## beta
## fir_filter
module fir_filter
#(
    parameter NUM_ELEMENTS = 7
)
(
    input clk,
    input rst,
    input [ 7 : 0 ] weight_data,
    input [ 2 : 0 ] weight_idx,
    input weight_valid,
    output weight_ready,
    input [ 7 : 0 ] input_data,
    input input_valid,
    output input_ready,
    output [ 15 : 0 ] output_data,
    input output_ready,
    output output_valid
);
    assign weight_ready = 1;
    assign input_ready = 1;
    assign output_valid = 1;
    reg [7:0] weights [NUM_ELEMENTS-1:0];
    reg [7:0] values [NUM_ELEMENTS-1:0];
    integer i;
    always@(posedge clk)begin
        if (rst)begin
            for (i = 0; i< NUM_ELEMENTS; i = i+1)
                weights[i] = 0;
        end else if (weight_valid)
            weights[weight_idx] = weight_data;
        for (i = NUM_ELEMENTS-1; i> 0; i=i-1)begin
            values[i] <= rst?0:values[i-1];
        end
        values[0] <= rst?0:input_data;
    end
    wire [15:0] intermediate_sums [NUM_ELEMENTS-1:0];
    assign output_data = intermediate_sums[NUM_ELEMENTS-1];  
    generate
        genvar j;
        for (j = 0; j<NUM_ELEMENTS; j=j+1)begin:summation
  ...
For scale: about 2400 cells after synthesis, about 110 flip-flops, ~20000 sq um of cells after synthesis.
==> flow/config.mk <==
export PLATFORM = sky130hd
export DESIGN_NAME = fir_filter
export DESIGN_NICKNAME = fir_filter
export VERILOG_FILES = /design/flow/design.v
export SDC_FILE = /design/flow/constraint.sdc
export NUM_CORES = 4
export LEC_CHECK = 0
export ABC_AREA = 1
export CAP_MARGIN = 5
export CELL_PAD_IN_SITES_GLOBAL_PLACEMENT = 3
export CORE_ASPECT_RATIO = 0.53
export CORE_MARGIN = 7
export CORE_UTILIZATION = 39
export CTS_CLUSTER_DIAMETER = 276
export GPL_ROUTABILITY_DRIVEN = 1
export GPL_TIMING_DRIVEN = 0
export HOLD_SLACK_MARGIN = 0.14
export MIN_ROUTING_LAYER = met2
export PLACE_DENSITY = 0.82
export SETUP_SLACK_MARGIN = -1.32
export SLEW_MARGIN = 20
export TNS_END_PERCENT = 10
==> flow/constraint.sdc <==
create_clock -name core_clock -period 20.3 [get_ports {clk}]
set_input_delay 4.0600 -clock core_clock [delete_from_list [all_inputs] [get_ports {clk}]]
set_output_delay 4.0600 -clock core_clock [all_outputs]
set_load 0.01 [all_outputs]
run.sh (not shown) runs the stock make flow with config.mk's settings and CLKGATE_MAP_FILE=.
Having completed the whole flow, beta delivered a layout that passed the timing, design-rule and antenna checks.
#### Input delta (delta over beta)
# beta
export LEC_CHECK = 0
export ABC_AREA = 1
export CAP_MARGIN = 5
export CELL_PAD_IN_SITES_GLOBAL_PLACEMENT = 3
export CORE_ASPECT_RATIO = 0.53
export CORE_MARGIN = 7
export CORE_UTILIZATION = 39
export CTS_CLUSTER_DIAMETER = 276
export GPL_ROUTABILITY_DRIVEN = 1
export GPL_TIMING_DRIVEN = 0
export HOLD_SLACK_MARGIN = 0.14
export MIN_ROUTING_LAYER = met2
export PLACE_DENSITY = 0.82
export SETUP_SLACK_MARGIN = -1.32
export SLEW_MARGIN = 20
export TNS_END_PERCENT = 10
create_clock -name core_clock -period 20.3 [get_ports {clk}]
# delta
export LEC_CHECK = 0
export CAP_MARGIN = 20
export CORE_MARGIN = 2
export CORE_UTILIZATION = 40
export SLEW_MARGIN = 20
create_clock -name core_clock -period 13.0 [get_ports {clk}]
Findings:
The setup slack of delta is smaller than that of beta.
delta finished every stage and its layout cleared the timing, design-rule and antenna checks.
Count of vias placed by the detailed router (delta / beta): 0.62
On adder-cell area share of the yosys netlist, the lower figure sits with beta, not delta.
Between delta and beta, the layout overhead on the synthesized area is higher for beta.
As of delta, net count reported at finish had fallen by more than 10% compared to beta.
Across both runs, total wire length was lower for delta than for beta.
delta vs beta, total power went up by 470 uW.
Diff delta and beta: number of cells on the critical path higher in delta
Diff beta -> delta | core box area | decrease of about 6.6%


fir_filter again, from the RTL that the note above started with.
Settings: LEC_CHECK=0, CAP_MARGIN=20, CORE_MARGIN=2, CORE_UTILIZATION=68, CTS_CLUSTER_DIAMETER=40, MAX_ROUTING_LAYER=met4, SETUP_SLACK_MARGIN=1.21, SLEW_MARGIN=20; clock period 8.44 ns.
The first run completed, yet does not pass: negative setup slack.
Edit:
==> flow/config.mk (replaced) <==
export PLATFORM = sky130hd
export DESIGN_NAME = fir_filter
export DESIGN_NICKNAME = fir_filter
export VERILOG_FILES = /design/flow/design.v
export SDC_FILE = /design/flow/constraint.sdc
export NUM_CORES = 4
export LEC_CHECK = 0
export ABC_AREA = 1
export CAP_MARGIN = 20
export CORE_MARGIN = 2
export CORE_UTILIZATION = 72
export SLEW_MARGIN = 20
==> flow/constraint.sdc (replaced) <==
create_clock -name core_clock -period 11.5 [get_ports {clk}]
set_input_delay 2.3000 -clock core_clock [delete_from_list [all_inputs] [get_ports {clk}]]
set_output_delay 2.3000 -clock core_clock [all_outputs]
set_load 0.01 [all_outputs]
- The new run ran to the end with no violations
- setup slack is better by 1600 ps
- cell area falls by 6.8%
- count of clock-buffer cells in the layout stays the same
- area after synthesis climbs by 6.0%
- sequential share of layout area is higher by 0.87 points
- total power shrinks by 38%
Edit:
--- a/flow/config.mk
+++ b/flow/config.mk
@@ -10,3 +10,5 @@
 export CORE_MARGIN = 2
 export CORE_UTILIZATION = 72
+export CTS_CLUSTER_DIAMETER = 400
+export CTS_CLUSTER_SIZE = 98
 export SLEW_MARGIN = 20
==> flow/constraint.sdc (replaced) <==
create_clock -name core_clock -period 7.34 [get_ports {clk}]
set_input_delay 1.4680 -clock core_clock [delete_from_list [all_inputs] [get_ports {clk}]]
set_output_delay 1.4680 -clock core_clock [all_outputs]
set_load 0.01 [all_outputs]
=> This time the run finished but fails on negative setup slack. Utilization rises by 8.3 points. Die area does not change. Total power is higher by 110%. Via count increases by 7.8%. Setup slack gets worse by 2200 ps. Global-route usage increases by 3.5 points.
Edit:
--- a/flow/config.mk
+++ b/flow/config.mk
@@ -6,9 +6,7 @@
 export NUM_CORES = 4
 export LEC_CHECK = 0
-export ABC_AREA = 1
 export CAP_MARGIN = 20
 export CORE_MARGIN = 2
-export CORE_UTILIZATION = 72
-export CTS_CLUSTER_DIAMETER = 400
-export CTS_CLUSTER_SIZE = 98
+export CORE_UTILIZATION = 71
+export CTS_CLUSTER_DIAMETER = 221
 export SLEW_MARGIN = 20
==> flow/constraint.sdc (replaced) <==
create_clock -name core_clock -period 10.5 [get_ports {clk}]
set_input_delay 2.1000 -clock core_clock [delete_from_list [all_inputs] [get_ports {clk}]]
set_output_delay 2.1000 -clock core_clock [all_outputs]
set_load 0.01 [all_outputs]
After rerunning: The new run passed the timing, design-rule and antenna checks. Final cell count came out lower by 23%. Synthesized area came out lower by 5.7%. First-iteration DRC count is lower by 24%. Core utilization went down by 7.7 points. Critical path depth decreases by 3. Total power decreases by 51%. Die area went down by 4.2%. Worst setup slack gains 1600 ps. Clock-buffer cell count went up by 1. Design area went down by 13%.


## build 12
fir_filter again, from the RTL that the note above started with.
Design fir_filter, start of the top module:
module fir_filter
#(
    parameter NUM_ELEMENTS = 7
)
(
    input clk,
    input rst,
    input [ 7 : 0 ] weight_data,
    input [ 2 : 0 ] weight_idx,
    input weight_valid,
    output weight_ready,
    input [ 7 : 0 ] input_data,
    input input_valid,
    output input_ready,
    output [ 15 : 0 ] output_data,
    input output_ready,
    output output_valid
);
clock: 8.32 ns
lec_check: 0
cap_margin: 20
core_margin: 2
core_utilization: 72
hold_slack_margin: -0.09
max_routing_layer: met4
place_density: 0.65
setup_slack_margin: -0.55
slew_margin: 20
tns_end_percent: 5
Final checks on build 12, whose flow otherwise completed, came back failing, citing setup timing.
The inputs of build 7 differ from those of build 12 as listed below.
Settings: MAX_ROUTING_LAYER removed (was met4); SETUP_SLACK_MARGIN removed (was -0.55); PLACE_DENSITY removed (was 0.65); HOLD_SLACK_MARGIN removed (was -0.09); CORE_UTILIZATION changed from 72 to 40; TNS_END_PERCENT removed (was 5); the clock period (ns, I/O delays scaled along) changed from 8.32 to 11.4.
==> comparison <==
Build 7 reached the final stage; the timing, design-rule and antenna checks on its layout passed. Lower tap cell instance count goes to build 12 over build 7. Build 7 ended up with sky130_fd_sc_hd__dfxtp_1 as its highest-delay cell along the critical path; build 12 ended up with sky130_fd_sc_hd__fa_1. Sequential portion of the cell area: build 7 vs build 12 up 0.69 points. Compared with build 12, via count in build 7 decreased by a little under 10%. Re first-pass GRT wire length: build 12 and build 7 aren't equal, and the lower value belongs to build 7. Changes observed in build 7 relative to build 12: setup slack of the critical path after layout now larger, total power down about 35%. Build 7 -> build 12: number of signal-net inverters in the final layout delta 0, exact match. Final cell count without fillers: build 12 and build 7 compared, lower one is build 12. Side by side, global-route usage turned out lower in build 7 than in build 12.
Edits applied to the flow inputs when going from build 7 to build 4:
Settings: SETUP_SLACK_MARGIN: unset -> 2.89.
### Flow results
- Routed metal-1 wirelength delta for build 4 relative to build 7: 4.1% higher
- Compared with build 7, in build 4 critical path depth higher, global-route usage higher.
- Build 4 ends up with a signed area change from the synthesized netlist to the final layout that is 4.3 points higher than in build 7.
- Diff build 7..build 4 | routing usage on met3 | negligible
- Sum of buffers and inverters on the critical path (lower): build 7
- In build 4, worst slack on hold paths is lower than in build 7.
- On routing usage on met2, build 4 and build 7 are neck and neck.
- Build 4 vs. build 7: relative contribution of the clock network to total power shrank by 1.4 points, cell area +800 um2, total number of vias went up.
Inputs modified between build 4 and build 70:
Settings: CORE_UTILIZATION now 59, was 40; SETUP_SLACK_MARGIN now 2.29, was 2.89; the clock period (ns, I/O delays scaled along) now 7.94, was 11.4.
==> results <==
- Final checks on build 70, whose flow otherwise completed, came back failing, citing setup timing.
- The final layout from build 4, which completed every stage, passed the timing, design-rule and antenna checks at the end of the flow.
- Delta(part of the total power dissipated in sequential elements, build 70 - build 4) < 0
- Relative to build 4, the share of the clock period used by the worst path after layout of build 70 is higher by 29 points.
- Area growth from synthesis to layout was higher in build 70 than in build 4.
- Row aggregate routed wire length: build 70 higher / build 4 lower
- Build 70: cell area after layout 0.0013 mm2 above build 4
- On clock network power share: between build 70 and build 4, it ends up lower for build 70.
- Taking build 4 over build 70, the cell-internal power ratio works out to 0.61.
The inputs of build 33 differ from those of build 70 as listed below.
Settings: SETUP_SLACK_MARGIN now 0.26, was 2.29; CTS_CLUSTER_DIAMETER now 221, previously not set; the clock period (ns, I/O delays scaled along) now 10.5, was 7.94.
### Flow results
Build 33: full flow OK, the timing, design-rule and antenna checks passed. Relative to build 70, filler cell count increased by about 8% in build 33. [compare] base=build 70 new=build 33: top fanout value on the critical path picked up an extra 1; sum of routed wire length over all layers now smaller; met2 demand-to-capacity share in global routing has decreased; worst hold slack after final layout was more or less identical.
For build 3, these inputs were changed with respect to build 33:
Settings: a change of CORE_UTILIZATION from 59 to 68; an added TNS_END_PERCENT of 5; a change of the clock period (ns, I/O delays scaled along) from 10.5 to 9.93.
Global-route wire length before repair is lower on build 3. Taking build 33 over build 3, the maximum ir drop on the vdd rail ratio works out to 2.0. For register area, build 3 and build 33 come out practically identical. What build 3 reported for standard cell core area has to be multiplied by 1.16 to get the figure for build 33. Final clock period utilization by the worst path (build 3 over build 33): increase, 1.6 points. Looking at setup slack after placement, build 3 sits 400 ps below build 33. Overall power consumption: lower on build 33. Total leakage power was lower in build 33 than in build 3. Where power attributed to the clock group is concerned, build 33 is better than build 3. The wire length on met2 reported for build 3 is smaller than that of build 33 by about 3.6%. Core util | build 3 vs build 33 | build 3 higher.
Power figures rest on the tool's default switching activity, not on a simulated workload.
